==> flow/design.v <==
`timescale 1ns/1ps
module dut #(
    parameter int DATAW = 16
)(
    input  wire                 clk,
    input  wire                 rst_n,
    input  wire                 in_valid,
    output wire                 in_ready,
    input  wire signed [DATAW-1:0] in_data,
    output reg                  out_valid,
    input  wire                 out_ready,
    output reg signed [2*DATAW-1:0] out_data
);
    assign in_ready = rst_n && (!out_valid || out_ready);
    always @(posedge clk or negedge rst_n) begin
        if (!rst_n) begin
            out_valid <= 1'b0;
            out_data  <= '0;
        end else begin
            if (in_valid && in_ready) begin
                out_data  <= in_data * in_data;  
                out_valid <= 1'b1;
            end else if (out_valid && out_ready) begin
                out_valid <= 1'b0;
            end
        end
    end
endmodule
==> flow/config.mk <==
export PLATFORM = sky130hd
export DESIGN_NAME = dut
export DESIGN_NICKNAME = dut
export VERILOG_FILES = /design/flow/design.v
export SDC_FILE = /design/flow/constraint.sdc
export NUM_CORES = 4
export LEC_CHECK = 0
export CAP_MARGIN = 5
export CELL_PAD_IN_SITES_DETAIL_PLACEMENT = 2
export CELL_PAD_IN_SITES_GLOBAL_PLACEMENT = 3
export CORE_MARGIN = 7
export CORE_UTILIZATION = 40
export MAX_ROUTING_LAYER = met4
export PLACE_DENSITY = 0.6
export SLEW_MARGIN = 25
export TNS_END_PERCENT = 90
==> flow/constraint.sdc <==
create_clock -name core_clock -period 4.27 [get_ports {clk}]
set_input_delay 0.8540 -clock core_clock [delete_from_list [all_inputs] [get_ports {clk}]]
set_output_delay 0.8540 -clock core_clock [all_outputs]
set_load 0.01 [all_outputs]
run.sh (not shown) runs the stock make flow with config.mk's settings and CLKGATE_MAP_FILE=.
The starting point did not get past clock tree synthesis.
Edit:
--- a/flow/config.mk
+++ b/flow/config.mk
@@ -8,2 +8 @@
-export CAP_MARGIN = 5
-export CELL_PAD_IN_SITES_DETAIL_PLACEMENT = 2
+export CAP_MARGIN = 20
@@ -13,4 +12,6 @@
-export MAX_ROUTING_LAYER = met4
-export PLACE_DENSITY = 0.6
-export SLEW_MARGIN = 25
-export TNS_END_PERCENT = 90
+export CTS_CLUSTER_DIAMETER = 336
+export CTS_CLUSTER_SIZE = 41
+export PLACE_DENSITY = 0.35
+export SETUP_SLACK_MARGIN = -0.66
+export SLEW_MARGIN = 20
+export TNS_END_PERCENT = 20
==> flow/constraint.sdc (replaced) <==
create_clock -name core_clock -period 7.5 [get_ports {clk}]
set_input_delay 1.5000 -clock core_clock [delete_from_list [all_inputs] [get_ports {clk}]]
set_output_delay 1.5000 -clock core_clock [all_outputs]
set_load 0.01 [all_outputs]
=> With this change the flow went through all stages and came out clean; die area is unchanged; area after synthesis stays the same; synthesized cell count stays the same.
Edit:
--- a/flow/config.mk
+++ b/flow/config.mk
@@ -9,2 +9,3 @@
-export CELL_PAD_IN_SITES_GLOBAL_PLACEMENT = 3
-export CORE_MARGIN = 7
+export CELL_PAD_IN_SITES_GLOBAL_PLACEMENT = 0
+export CORE_ASPECT_RATIO = 0.5
+export CORE_MARGIN = 10
@@ -13,2 +14,2 @@
-export CTS_CLUSTER_SIZE = 41
-export PLACE_DENSITY = 0.35
+export CTS_CLUSTER_SIZE = 98
+export PLACE_DENSITY = 0.42
@@ -17 +18 @@
-export TNS_END_PERCENT = 20
+export TNS_END_PERCENT = 15
Outcome: The changed run finished clean. Routed wire length came out lower by 4.2%. Worst setup slack improved by 0.0069 ns. Cell area came out lower by 0.33%. Die size came out higher by 8.3%. Via count came out higher by 1.9%. Synthesized cell count is unchanged. Cell count is about the same.
Edit:
==> flow/config.mk (replaced) <==
export PLATFORM = sky130hd
export DESIGN_NAME = dut
export DESIGN_NICKNAME = dut
export VERILOG_FILES = /design/flow/design.v
export SDC_FILE = /design/flow/constraint.sdc
export NUM_CORES = 4
export LEC_CHECK = 0
export CAP_MARGIN = 20
export CORE_MARGIN = 2
export CORE_UTILIZATION = 56
export PLACE_DENSITY = 0.6
export SLEW_MARGIN = 40
After rerunning: The changed run finished clean. Cell area came out lower by 2.2%. Fmax came out higher by 2.0%.


Setup of try-garnet:
Starts from the design.v that is shown in full above.
clock: 3.47 ns
lec_check: 0
cap_margin: 20
core_margin: 2
core_utilization: 72
cts_cluster_diameter: 80
cts_cluster_size: 47
setup_slack_margin: 0.86
slew_margin: 20
As the logs show, try-garnet stopped at clock tree synthesis after a tool error, so it never reached the end of the flow.
#### Input delta (try-zinc over try-garnet)
- a deleted CTS_CLUSTER_DIAMETER that had been 80
- a deleted CTS_CLUSTER_SIZE that had been 47
- a deleted SETUP_SLACK_MARGIN that had been 0.86
- a change of CORE_UTILIZATION from 72 to 40
- an added PLACE_DENSITY of 0.6
- a change of the clock period (ns, I/O delays scaled along) from 3.47 to 7.5
## What came out
- try-zinc reached the final stage; the timing, design-rule and antenna checks on its layout passed.
- try-zinc against try-garnet: post-synth net total essentially unchanged, mux cell area share after synthesis essentially unchanged.
- Going from try-garnet to try-zinc, the number of rows in the core area was found to have gone up by 15.
- Die outline area on try-zinc is behind try-garnet.
- Synthesized flop and latch total came out exactly the same in try-zinc and try-garnet.
- Netlist area before placement of try-zinc is on par with try-garnet.
- Comparing try-zinc and try-garnet, the lower placeable core region is on try-garnet.
- Between try-garnet and try-zinc, the I/O pin total does not differ in any meaningful way.
- try-zinc vs try-garnet, floorplan utilization went down by 33 points.
- From try-garnet to try-zinc the numbers moved as follows: placed cell count +about 0.4%, floorplan die width rose 41 um.
Input changes introduced in try-fjord (baseline for comparison: try-zinc):
- putting SETUP_SLACK_MARGIN at -0.66 where nothing was set
- putting CTS_CLUSTER_DIAMETER at 336 where nothing was set
- swapping 40 for 68 in CORE_UTILIZATION
- putting TNS_END_PERCENT at 15 where nothing was set
- putting CTS_CLUSTER_SIZE at 98 where nothing was set
- putting CELL_PAD_IN_SITES_GLOBAL_PLACEMENT at 0 where nothing was set
- swapping 0.6 for 0.42 in PLACE_DENSITY
==> comparison <==
- Compared try-fjord vs try-zinc, and tap cell instance count is down in try-fjord.
- Global routing met3 resource utilization (higher): try-fjord
- Setup WNS try-zinc -> try-fjord: worse
## Diff of input files: try-delta against try-fjord
- CELL_PAD_IN_SITES_GLOBAL_PLACEMENT no longer set, was 0
- CTS_CLUSTER_SIZE now 100, was 98
- TNS_END_PERCENT now 20, was 15
- CORE_UTILIZATION now 40, was 68
- SLEW_MARGIN now 0, was 20
- CTS_CLUSTER_DIAMETER now 379, was 336
- PLACE_DENSITY no longer set, was 0.42
- PLACE_DENSITY_LB_ADDON now 0.3, previously not set
- SETUP_SLACK_MARGIN now -0.52, was -0.66
Taking try-fjord as the reference, in try-delta die area climbed 68%; final standard cell area without fillers climbed 170 um^2; sequential portion of the cell area barely changed.
Comparing try-delta and try-fjord, the lower number of cells on the critical path was measured on try-fjord.
On worst setup slack, try-delta does worse than try-fjord.
try-delta -> try-fjord: wire length flat
When the final numbers for try-delta and try-fjord were put side by side, the worst slew margin relative to its limit turned out to be greater in try-fjord.
What try-ember does differently from try-delta at the input level:
- CTS_CLUSTER_DIAMETER now 87, was 379
- GPL_ROUTABILITY_DRIVEN now 0, previously not set
- SLEW_MARGIN now 5, was 0
- TNS_END_PERCENT no longer set, was 20
- CORE_UTILIZATION now 19, was 40
- CTS_CLUSTER_SIZE no longer set, was 100
- SETUP_SLACK_MARGIN no longer set, was -0.52
- GPL_TIMING_DRIVEN now 0, previously not set
- PLACE_DENSITY_LB_ADDON now 0.11, was 0.3
--- outcome ---
- Result: PASS for each of try-delta and try-ember
- Taking try-delta as the reference, in try-ember relative slew slack now sits lower; total global routing track utilization now sits lower; transition time of the tightest slew-check pin now sits higher; count of clock-buffer cells in the layout now sits lower; worst slack on hold paths now sits higher.
- When try-ember is set beside try-delta, its first-pass detailed-route iteration total turns out to be 1 smaller.
- Status: maximum frequency from static timing analysis parity (try-delta, try-ember)
- The placed wire-length estimate after detailed placement number comes out lower for try-delta vs try-ember.
- In try-ember, final cell count is higher than in try-delta.
- Density: try-ember sparser than try-delta
- Compared to try-delta, try-ember shows a wider setup margin.
- For try-ember, the source of the critical timing path was in_data[14], unlike try-delta, where it was in_data[15].


tundra:
RTL: the design.v shown in full above, as it stands there.
clock: 7.5 ns
lec_check: 0
cap_margin: 20
core_aspect_ratio: 0.5
core_margin: 2
core_utilization: 40
cts_cluster_diameter: 379
cts_cluster_size: 100
hold_slack_margin: 0.06
place_density_lb_addon: 0.3
setup_slack_margin: -0.75
slew_margin: 0
tns_end_percent: 20
tundra did not stop at any stage, and its layout met the timing, design-rule and antenna checks.
The inputs of umber differ from those of tundra as listed below.
==> flow/config.mk <==
export PLATFORM = sky130hd
export DESIGN_NAME = dut
export DESIGN_NICKNAME = dut
export VERILOG_FILES = /design/flow/design.v
export SDC_FILE = /design/flow/constraint.sdc
export NUM_CORES = 4
export LEC_CHECK = 0
export CAP_MARGIN = 20
export CORE_MARGIN = 2
export CORE_UTILIZATION = 40
export CTS_CLUSTER_SIZE = 100
export PLACE_DENSITY = 0.6
export SETUP_SLACK_MARGIN = -0.52
export SLEW_MARGIN = 0
The run with more setup slack is tundra; umber has less.
Routed wire length, tundra and umber: larger value in tundra
On setup total negative slack, tundra and umber are basically level.
Diff umber..tundra | async set-reset flop share out of synthesis | unchanged
Between tundra and umber, the routability-driven placement congestion ratio is lower for umber.
Higher clock buffer count in the final layout goes to umber over tundra.
For indigo, these inputs were changed with respect to umber:
-- flow/config.mk --
<<< umber, line 8
export CAP_MARGIN = 20
export CORE_MARGIN = 2
export CORE_UTILIZATION = 40
export CTS_CLUSTER_SIZE = 100
export PLACE_DENSITY = 0.6
export SETUP_SLACK_MARGIN = -0.52
export SLEW_MARGIN = 0
>>> indigo, line 8
export CAP_MARGIN = 20
export CELL_PAD_IN_SITES_GLOBAL_PLACEMENT = 3
export CORE_MARGIN = 2
export CORE_UTILIZATION = 40
export CTS_CLUSTER_DIAMETER = 336
export CTS_CLUSTER_SIZE = 41
export PLACE_DENSITY = 0.57
export SETUP_SLACK_MARGIN = -0.66
export SLEW_MARGIN = 20
[summary]
indigo against umber: register-to-register slack fell by 0.32 ns; overall via count from detail_route rose by 74; clock distribution area overhead in the final layout fell by 0.43 points. Compared with umber, indigo shows setup slack lower by 0.011 ns.
For willow, these inputs were changed with respect to indigo:
==> flow/config.mk <==
export PLATFORM = sky130hd
export DESIGN_NAME = dut
export DESIGN_NICKNAME = dut
export VERILOG_FILES = /design/flow/design.v
export SDC_FILE = /design/flow/constraint.sdc
export NUM_CORES = 4
export LEC_CHECK = 0
export CAP_MARGIN = 20
export CORE_MARGIN = 2
export CORE_UTILIZATION = 19
export GPL_ROUTABILITY_DRIVEN = 0
export GPL_TIMING_DRIVEN = 0
export SLEW_MARGIN = 20
==> comparison <==
- Sort indigo and willow by worst setup slack after layout, ascending, and indigo comes first.
- Re final routed wirelength across all metal layers: willow is 760 microns up on indigo.
- Looking at post-CTS setup buffer count, willow sits 2 above indigo.
- In the tables for indigo and willow, count of nets after finishing reads lower with willow.


v44:
Starts from the design.v that is shown in full above.
Settings: LEC_CHECK=0, CAP_MARGIN=20, CORE_MARGIN=2, CORE_UTILIZATION=68, PLACE_DENSITY=0.6, SLEW_MARGIN=20; clock period 6.47 ns.
The flow for v44 finished, though final verification flagged setup timing.
Input changes introduced in v26 (baseline for comparison: v44):
# v44
export LEC_CHECK = 0
export CAP_MARGIN = 20
export CORE_MARGIN = 2
export CORE_UTILIZATION = 68
export PLACE_DENSITY = 0.6
export SLEW_MARGIN = 20
create_clock -name core_clock -period 6.47 [get_ports {clk}]
# v26
export LEC_CHECK = 0
export CAP_MARGIN = 20
export CORE_MARGIN = 2
export CORE_UTILIZATION = 40
export PLACE_DENSITY = 0.6
export SETUP_SLACK_MARGIN = -0.53
export SLEW_MARGIN = 20
create_clock -name core_clock -period 7.29 [get_ports {clk}]
Notes after the runs:
Of v26 and v44, only v26 finishes the flow clean.
Comparing v26 against v44, there is no change at all in count of distinct cell types in the synthesized netlist.
v26: critical path data required time is 0.78 ns higher than what v44 reported.
Changes observed in v26 relative to v44: post-CTS setup buffer count has decreased; via count of the first global-routing pass saw a decrease; worst setup slack rose by 0.98 ns.
What v52 does differently from v26 at the input level:
# v26
export LEC_CHECK = 0
export CAP_MARGIN = 20
export CORE_MARGIN = 2
export CORE_UTILIZATION = 40
export PLACE_DENSITY = 0.6
export SETUP_SLACK_MARGIN = -0.53
export SLEW_MARGIN = 20
create_clock -name core_clock -period 7.29 [get_ports {clk}]
# v52
export LEC_CHECK = 0
export CAP_MARGIN = 20
export CORE_MARGIN = 2
export CORE_UTILIZATION = 72
export CTS_CLUSTER_DIAMETER = 80
export SLEW_MARGIN = 20
create_clock -name core_clock -period 3.47 [get_ports {clk}]
==> comparison <==
No final results exist for v52, since it was stopped by error DPL-0038 during clock tree synthesis.
The run showing the greater cell row count is v26.
Compared to v26, v52 was floorplanned on a smaller die.
When v52 is measured against v26, its placed cell area turns out about 9% higher.
v52 gives less x dimension of the die than v26 did.
Setup changes, v52 to v1
# v52
export LEC_CHECK = 0
export CAP_MARGIN = 20
export CORE_MARGIN = 2
export CORE_UTILIZATION = 72
export CTS_CLUSTER_DIAMETER = 80
export SLEW_MARGIN = 20
create_clock -name core_clock -period 3.47 [get_ports {clk}]
# v1
export LEC_CHECK = 0
export CAP_MARGIN = 20
export CORE_MARGIN = 2
export CORE_UTILIZATION = 70
export SETUP_SLACK_MARGIN = -0.15
export SLEW_MARGIN = 20
create_clock -name core_clock -period 6.26 [get_ports {clk}]
Results
v1 vs v52 — width of the die climbed slightly
Summary of v1 over v52: placeable core region saw an increase, share of synthesized cell area in and, or, nand and nor gates has remained practically unchanged.
The flow completed for v1, but it is not clean: the layout still shows setup timing.
Final weighted congestion in routability-driven placement up 0.0037 in v1 wrt v52
Placed wire-length estimate after detailed placement delta (v1 − v52): favourable
Relative to v1, the following input files were edited for v38:
# v1
export LEC_CHECK = 0
export CAP_MARGIN = 20
export CORE_MARGIN = 2
export CORE_UTILIZATION = 70
export SETUP_SLACK_MARGIN = -0.15
export SLEW_MARGIN = 20
create_clock -name core_clock -period 6.26 [get_ports {clk}]
# v38
export LEC_CHECK = 0
export CAP_MARGIN = 20
export CORE_MARGIN = 2
export CORE_UTILIZATION = 72
export CTS_CLUSTER_SIZE = 22
export PLACE_DENSITY_LB_ADDON = 0.27
export SETUP_SLACK_MARGIN = -0.15
export SLEW_MARGIN = 20
create_clock -name core_clock -period 6.26 [get_ports {clk}]
[summary]
- v38 did not make it past global routing, where a tool error ended it.
- v1 -> v38: instance tally after logic synthesis delta 0, exact match
- Global placer's final weighted congestion: v1 vs v38, no meaningful difference
- When v38 is set beside v1, its worst setup timing slack at the placement stage turns out to be 0.047 ns smaller.
- In the metrics for v1 and v38, the one carrying the higher initial standard-cell utilization of the core is v38.
- Compared with v1, v38 shows overall die height that has gone down slightly.
- v1 has higher full die area than v38.
- v38 against v1: Yosys chip area held, placed wire-length estimate went up about 12%.
- As of v38, cell area after placement had fallen slightly compared to v1.
- Re number of cells in the yosys synthesis report: no difference whatsoever between v1 and v38.


== run 1 ==
RTL: the design.v shown in full above, as it stands there.
clock: 7.5 ns
lec_check: 0
cap_margin: 20
cell_pad_in_sites_global_placement: 0
core_margin: 2
core_utilization: 40
cts_cluster_diameter: 336
cts_cluster_size: 98
place_density: 0.57
setup_slack_margin: -0.66
slew_margin: 20
tns_end_percent: 15
Edits applied to the flow inputs when going from run 1 to run 2:
--- a/flow/config.mk
+++ b/flow/config.mk
@@ -9,8 +9,8 @@
 export CELL_PAD_IN_SITES_GLOBAL_PLACEMENT = 0
 export CORE_MARGIN = 2
-export CORE_UTILIZATION = 40
+export CORE_UTILIZATION = 70
 export CTS_CLUSTER_DIAMETER = 336
 export CTS_CLUSTER_SIZE = 98
-export PLACE_DENSITY = 0.57
+export PLACE_DENSITY_LB_ADDON = 0.3
 export SETUP_SLACK_MARGIN = -0.66
 export SLEW_MARGIN = 20
[summary]
The more densely filled core belongs to run 2, not run 1. Run 2: overall chip area 11000 um2 below run 1. Relative to run 1, run 2 degrades final wirelength. On number of buffers added for setup after CTS, run 2 tracks run 1 almost exactly.
### run 2 -> run 3
==> flow/config.mk <==
export PLATFORM = sky130hd
export DESIGN_NAME = dut
export DESIGN_NICKNAME = dut
export VERILOG_FILES = /design/flow/design.v
export SDC_FILE = /design/flow/constraint.sdc
export NUM_CORES = 4
export LEC_CHECK = 0
export CAP_MARGIN = 20
export CORE_MARGIN = 2
export CORE_UTILIZATION = 65
export PLACE_DENSITY = 0.6
export SETUP_SLACK_MARGIN = 1.12
export SLEW_MARGIN = 20
export TNS_END_PERCENT = 5
==> results <==
- Taking run 2 as the reference, in run 3 final critical delay including setup and external delays -0.81 ns; final worst slack +0.81 ns.
